build 98:
// argmax16
module argmax16 (
  input  logic         clk,
  input  logic         rstn,        
  input  logic         in_valid,
  input  logic [255:0] in_data,     
  output logic         out_valid,
  output logic [3:0]   out_idx
);
Size in the first run: roughly 2000 cells after synthesis, roughly 0.015 mm2 of cells after synthesis.
clock: 6.89 ns
lec_check: 0
abc_area: 1
cap_margin: 30
cell_pad_in_sites_detail_placement: 1
cell_pad_in_sites_global_placement: 1
core_margin: 8
core_utilization: 68
cts_cluster_diameter: 56
cts_cluster_size: 100
gpl_timing_driven: 1
hold_slack_margin: 0.06
max_routing_layer: met5
min_routing_layer: met2
place_density_lb_addon: 0.28
slew_margin: 30
tns_end_percent: 90
run.sh (not shown) runs the stock make flow with config.mk's settings and CLKGATE_MAP_FILE=.
No final results exist for build 98, since it was stopped by error FLW-0024 during global placement without I/O (3_1_place_gp_skip_io).
## Diff of input files: build 13 against build 98
- a change of CORE_UTILIZATION from 68 to 40
- a deleted HOLD_SLACK_MARGIN that had been 0.06
- a deleted CELL_PAD_IN_SITES_GLOBAL_PLACEMENT that had been 1
- a deleted GPL_TIMING_DRIVEN that had been 1
- a deleted CTS_CLUSTER_DIAMETER that had been 56
- a deleted CELL_PAD_IN_SITES_DETAIL_PLACEMENT that had been 1
- a deleted PLACE_DENSITY_LB_ADDON that had been 0.28
- a change of CAP_MARGIN from 30 to 20
- a deleted CTS_CLUSTER_SIZE that had been 100
- a deleted MAX_ROUTING_LAYER that had been met5
- a change of CORE_MARGIN from 8 to 2
- a change of SLEW_MARGIN from 30 to 20
- a deleted MIN_ROUTING_LAYER that had been met2
- a deleted ABC_AREA that had been 1
- a deleted TNS_END_PERCENT that had been 90
- a change of the clock period (ns, I/O delays scaled along) from 6.89 to 7.97
==> comparison <==
Summary of build 13 over build 98: number of standard cells after synthesis now smaller; placeable core region went up by about 60%. Distinct cell type count after synthesis (build 13 over build 98): increase, 23. Build 13: site row count is about 26% higher than what build 98 reported. In summary, build 13 completed successfully, with a layout that passed the timing, DRC and antenna checks.
[inputs] build 72 vs build 13
- putting SETUP_SLACK_MARGIN at 1.29 where nothing was set
- swapping 40 for 48 in CORE_UTILIZATION
- swapping 7.97 for 4.43 in the clock period (ns, I/O delays scaled along)
[summary]
The layout from build 72, despite a flow that completed every stage, fails the layout checks, with the failing checks listed as negative setup slack.
Build 72: sequential share of layout area lower than build 13
Delta (build 72 minus build 13): final critical-path required period moved down, count of standard-cell rows moved down, met3 track demand over resource moved up.
Compared with build 13, build 72 shows a lower fraction of area in multi-input gates.
On buffering stage count on the worst path with inverters included: build 72 sits above build 13.
Build 13 -> build 72: power spent charging and discharging nets increased by more than 100%
Maximum number of pins on one net before global-route repair ended up 17 lower on build 72 than on build 13.
Of the two values seen for critical path startpoint, data_q[145] was produced by build 13 and data_q[154] by build 72.
Non-clock buffer count in build 72 is 370 above build 13.
[inputs] build 84 vs build 72
- setting HOLD_SLACK_MARGIN to 0.29 for the first time
- setting TNS_END_PERCENT to 5 for the first time
- changing SETUP_SLACK_MARGIN from 1.29 to 1.26
- setting PLACE_DENSITY_LB_ADDON to 0.04 for the first time
- setting CTS_CLUSTER_SIZE to 51 for the first time
- changing CORE_UTILIZATION from 48 to 58
==> results <==
- Tool error GRT-0232 stopped build 84 during global routing (5_1_grt); no final results.
- Area of the core region was higher in the run labelled build 72.
- Build 84: vertical extent of the die lower than build 72
- [compare] base=build 72 new=build 84: number of nets produced by synthesis has remained practically unchanged; number of buffers added for setup after CTS grew by 19%; placer congestion estimate went up by 0.025; number of top-level pins ~0 delta.
- Changes observed in build 84 relative to build 72: width of the die saw a decrease; HPWL after detailed placement saw an increase; die size saw a decrease; number of resized instances in the post-cts repair step saw a decrease.

## run 1
The RTL this note starts from:
==> flow/design.v <==
module comparator 
#(
  parameter DATA_WIDTH  = 16,
  parameter BINARY_TREE = 1,
  parameter NUM_INPUTS  = 16
)
(
  input  logic [NUM_INPUTS-1:0][DATA_WIDTH-1 : 0] cmp_ip,
  output logic [$clog2(NUM_INPUTS)-1 :0]  out
);
  generate if (BINARY_TREE == 0) begin
    always_comb begin
      out      = '0;
      for (int i =0; i < NUM_INPUTS; ++i) begin
        if (cmp_ip[i] > cmp_ip[out]) begin
          out      = i;
        end
      end
    end
  end else begin
    logic [$clog2(NUM_INPUTS)-1 : 0] out_stg[$clog2(NUM_INPUTS) + 1][NUM_INPUTS];
    logic [DATA_WIDTH-1 : 0]         cmp_stg[$clog2(NUM_INPUTS) + 1][NUM_INPUTS];
    always_comb begin
      for (int i = 0; i < NUM_INPUTS; i++) begin
        cmp_stg[0][i]  = cmp_ip[i];
        out_stg[0][i]  = i;
      end
      for (int i = 0;i < $clog2(NUM_INPUTS); i++) begin
        for (int j = 0;j < NUM_INPUTS; ++j) begin
          out_stg[i+1][j]    = 'X;
          cmp_stg[i+1][j]    = 'X;
        end
      end
      for (int i = 0;i < $clog2(NUM_INPUTS); i++) begin
        for (int j = 0;j < (NUM_INPUTS/2**i); j= j+2) begin
          if (cmp_stg[i][j] > cmp_stg[i][j+1]) begin
            out_stg[i+1][j/2]    = out_stg[i][j];
            cmp_stg[i+1][j/2]    = cmp_stg[i][j];
          end else begin
            out_stg[i+1][j/2]    = out_stg[i][j+1];
            cmp_stg[i+1][j/2]    = cmp_stg[i][j+1];
          end
        end
      end
      out   = out_stg[$clog2(NUM_INPUTS)][0];
    end
  end
  endgenerate
endmodule
module argmax16 (
  input  logic         clk,
  input  logic         rstn,        
  input  logic         in_valid,
  input  logic [255:0] in_data,     
  output logic         out_valid,
  output logic [3:0]   out_idx
);
  logic [255:0] data_q;
  logic         valid_q;
  logic [3:0]   idx_c;
  always_ff @(posedge clk or negedge rstn) begin
    if (!rstn) begin
      valid_q   <= 1'b0;
      out_valid <= 1'b0;
    end else begin
      valid_q   <= in_valid;
      out_valid <= valid_q;
    end
  end
  always_ff @(posedge clk) begin
    data_q  <= in_data;
    out_idx <= idx_c;
  end
  comparator #(
    .DATA_WIDTH  (16),
    .BINARY_TREE (1),
    .NUM_INPUTS  (16)
  ) u_cmp (
    .cmp_ip (data_q),
    .out    (idx_c)
  );
endmodule
Settings: LEC_CHECK=0, ABC_AREA=1, CAP_MARGIN=15, CELL_PAD_IN_SITES_GLOBAL_PLACEMENT=2, CORE_ASPECT_RATIO=1.11, CORE_MARGIN=3, CORE_UTILIZATION=63, CTS_CLUSTER_SIZE=88, GPL_TIMING_DRIVEN=0, MAX_ROUTING_LAYER=met5, MIN_ROUTING_LAYER=met1, PLACE_DENSITY_LB_ADDON=0.14, SLEW_MARGIN=20, TNS_END_PERCENT=65; clock period 4.86 ns.
Run 1 did not finish; the tool stopped in 3_1_place_gp_skip_io with error FLW-0024.
#### Input delta (run 2 over run 1)
- CTS_CLUSTER_DIAMETER: unset -> 382
- CELL_PAD_IN_SITES_GLOBAL_PLACEMENT: 2 -> unset
- PLACE_DENSITY_LB_ADDON: 0.14 -> unset
- ABC_AREA: 1 -> unset
- PLACE_DENSITY: unset -> 0.36
- MIN_ROUTING_LAYER: met1 -> unset
- CTS_CLUSTER_SIZE: 88 -> 98
- GPL_TIMING_DRIVEN: 0 -> unset
- SETUP_SLACK_MARGIN: unset -> 0.7
- CORE_ASPECT_RATIO: 1.11 -> unset
- CAP_MARGIN: 15 -> 20
- CORE_MARGIN: 3 -> 2
- MAX_ROUTING_LAYER: met5 -> unset
- CORE_UTILIZATION: 63 -> 62
- TNS_END_PERCENT: 65 -> unset
- the clock period (ns, I/O delays scaled along): 4.86 -> 3.99
--- outcome ---
Run 2 is listed as incomplete: the tool reported an error in 4_1_cts and the run ended there. Count of different cell masters after synthesis of run 2 exceeds that of run 1 by more than half. Chip area estimate from yosys synthesis of run 2 falls short of that of run 1 by a little under 10%. Die area | run 2 < run 1. Post-synthesis instance total was lower in the run labelled run 2. Run 2 ended up with a higher post-synthesis adder-cell area fraction than run 1 did. Synthesized area per cell ended up 27% higher on run 2 than on run 1.
### run 2 -> run 3
- removing PLACE_DENSITY (formerly 0.36)
- removing CTS_CLUSTER_SIZE (formerly 98)
- removing CTS_CLUSTER_DIAMETER (formerly 382)
- removing SETUP_SLACK_MARGIN (formerly 0.7)
- changing CORE_UTILIZATION from 62 to 31
- changing the clock period (ns, I/O delays scaled along) from 3.99 to 7.97
Findings:
Run 3: flow completed, timing, DRC and antenna clean
For height of the chip, dividing the value from run 3 by the value from run 2 gives 1.4.
Any difference in mean area per synthesized cell between run 2 and run 3 is small enough to ignore.
Diff run 2 -> run 3: weighted congestion at the end of routability-driven global placement dropped about 8%, area of the die climbed 23000 sq um, starting density of the core dropped 32 points, worst slack at placement climbed 3.54 ns.
On placement row count, the lower figure sits with run 2, not run 3.
For run 4, these inputs were changed with respect to run 3:
- CORE_UTILIZATION now 58, was 31
- the clock period (ns, I/O delays scaled along) now 4.43, was 7.97
--- outcome ---
Run 4 | ERROR | 5_1_grt. Run 4 against run 3: number of buffers inserted during clock tree synthesis shows a reduction of about 10%, placement-stage worst setup slack shows a reduction of 2.89 ns. In run 4 the area after detailed placement turned out 12% higher than in run 3. The count of different cell masters after synthesis was comparable across run 3 and run 4. Run 4 ended with more share of the core filled by cells before placement than run 3. Looking at post-cts sizing count across run 3 and run 4, the one that comes out higher is run 4. The horizontal die dimension of run 4 falls short of that of run 3 by about 26%. Floorplan check, run 4 vs run 3: die outline smaller in run 4. Comparing run 3 with run 4, the share of cell area taken by muxes after synthesis came out essentially unchanged.
#### Input delta (run 5 over run 4)
- setting CTS_CLUSTER_SIZE to 36 for the first time
- changing CORE_UTILIZATION from 58 to 72
- setting SETUP_SLACK_MARGIN to 0.68 for the first time
- changing the clock period (ns, I/O delays scaled along) from 4.43 to 4.33
Notes after the runs:
- Cell count after synthesis came out exactly the same in run 5 and run 4.
- Re cell count in the Yosys report: no difference whatsoever between run 4 and run 5.
- Going from run 4 to run 5, core area now smaller, weighted congestion at the end of routability-driven global placement up about 6%.
- Any difference in number of nets at floorplan between run 4 and run 5 is small enough to ignore.
- The die area in run 5 sits 19% below the value recorded for run 4.
- Run 5 vs run 4: die height down by a little under 10%
- Run 5 terminated abnormally: 3_5_place_dp reported DPL-0038.
No activity file was given, so power comes from the tool's default toggle rates.
